Design axi_slave, start of the top module:
module axi_slave #(
    parameter AXI_ID_WD   = 2,
    parameter AXI_DATA_WD = 32,
    parameter AXI_ADDR_WD = 32,
    parameter AXI_STRB_WD = 4
    )(
    input                      S_AXI_ACLK,
    input                      S_AXI_ARESETN,
    input  [AXI_ADDR_WD-1 : 0] S_AXI_AWADDR,
    input  [AXI_ID_WD-1   : 0] S_AXI_AWID,
    input  [1 : 0]             S_AXI_AWBURST,
    input  [2 : 0]             S_AXI_AWSIZE,
    input  [7 : 0]             S_AXI_AWLEN,
    input                      S_AXI_AWVALID,
    output                     S_AXI_AWREADY,
    input  [AXI_DATA_WD-1 : 0] S_AXI_WDATA,
    input  [AXI_STRB_WD-1 : 0] S_AXI_WSTRB,
    input                      S_AXI_WLAST,
    input                      S_AXI_WVALID,
    output                     S_AXI_WREADY,
    output [AXI_ID_WD-1   : 0] S_AXI_BID,
    output [1 : 0]             S_AXI_BRESP,
    output                     S_AXI_BVALID,
    input                      S_AXI_BREADY,
    input  [AXI_ADDR_WD-1 : 0] S_AXI_ARADDR,
    input  [AXI_ID_WD-1   : 0] S_AXI_ARID,
    input  [1 : 0]             S_AXI_ARBURST,
    input  [2 : 0]             S_AXI_ARSIZE,
    input  [7 : 0]             S_AXI_ARLEN,
    input                      S_AXI_ARVALID,
    output                     S_AXI_ARREADY,
    output [AXI_DATA_WD-1 : 0] S_AXI_RDATA,
    output                     S_AXI_RLAST,
    output [AXI_ID_WD-1   : 0] S_AXI_RID,
    output [1 : 0]             S_AXI_RRESP,
    output                     S_AXI_RVALID,
    input                      S_AXI_RREADY
    );
    localparam IW = AXI_ID_WD,
               DW = AXI_DATA_WD,
               AW = AXI_ADDR_WD,
  ...
make LEC_CHECK=0 CAP_MARGIN=15 CELL_PAD_IN_SITES_DETAIL_PLACEMENT=0 CELL_PAD_IN_SITES_GLOBAL_PLACEMENT=0 CORE_MARGIN=2 CORE_UTILIZATION=72 CTS_CLUSTER_DIAMETER=78 CTS_CLUSTER_SIZE=15 GPL_ROUTABILITY_DRIVEN=1 HOLD_SLACK_MARGIN=-0.06 MIN_ROUTING_LAYER=met1 SETUP_SLACK_MARGIN=-0.14 SLEW_MARGIN=40 TNS_END_PERCENT=65 finish   # period 4.76 ns
run.sh (not shown) runs the stock make flow with config.mk's settings and CLKGATE_MAP_FILE=.
The starting point finished but fails on setup timing.
Then changed:
--- a/flow/config.mk
+++ b/flow/config.mk
@@ -13,2 +13 @@
-export CTS_CLUSTER_DIAMETER = 78
-export CTS_CLUSTER_SIZE = 15
+export CTS_CLUSTER_SIZE = 49
@@ -16 +14,0 @@
-export HOLD_SLACK_MARGIN = -0.06
@@ -18,2 +16,3 @@
-export SETUP_SLACK_MARGIN = -0.14
-export SLEW_MARGIN = 40
+export PLACE_DENSITY_LB_ADDON = 0.01
+export SETUP_SLACK_MARGIN = 1.37
+export SLEW_MARGIN = 20
- The new run completed, yet does not pass: setup timing
- sequential power is about the same
- worst setup slack is worse by 0.29 ns
- wire length went up by 14%
- global-route usage rose by 3.6 points
- clock-buffer cell count went up by 65
- power rises by 10%
- combinational power rises by about 10%
Then changed:
--- a/flow/config.mk
+++ b/flow/config.mk
@@ -8 +8 @@
-export CAP_MARGIN = 15
+export CAP_MARGIN = 20
@@ -13,5 +13,2 @@
-export CTS_CLUSTER_SIZE = 49
-export GPL_ROUTABILITY_DRIVEN = 1
-export MIN_ROUTING_LAYER = met1
-export PLACE_DENSITY_LB_ADDON = 0.01
-export SETUP_SLACK_MARGIN = 1.37
+export CTS_CLUSTER_SIZE = 15
+export PLACE_DENSITY = 0.5
@@ -19 +15,0 @@
-export TNS_END_PERCENT = 65
The changed run finished but fails on setup timing.
Cell area came out lower by 1.5%.
Cell count came out lower by 0.79%.
Non-clock buffer count came out lower by 59.
Then changed:
--- a/flow/config.mk
+++ b/flow/config.mk
@@ -8,3 +8 @@
-export CAP_MARGIN = 20
-export CELL_PAD_IN_SITES_DETAIL_PLACEMENT = 0
-export CELL_PAD_IN_SITES_GLOBAL_PLACEMENT = 0
+export CAP_MARGIN = 10
@@ -12,0 +11 @@
+export CTS_CLUSTER_DIAMETER = 384
@@ -14 +13 @@
-export PLACE_DENSITY = 0.5
+export SETUP_SLACK_MARGIN = 1.23
What happened: The changed run produced a layout that fails on setup timing; clock skew grows by 0.015 ns; via count fell slightly; setup slack improved by 0.090 ns; global-route usage came out lower by 0.66 points; sequential power hardly moves; count of clock-buffer cells in the layout shrinks by 49; die size is unchanged; non-clock buffer count increases by 90.
Power and IR drop assume default switching activity.
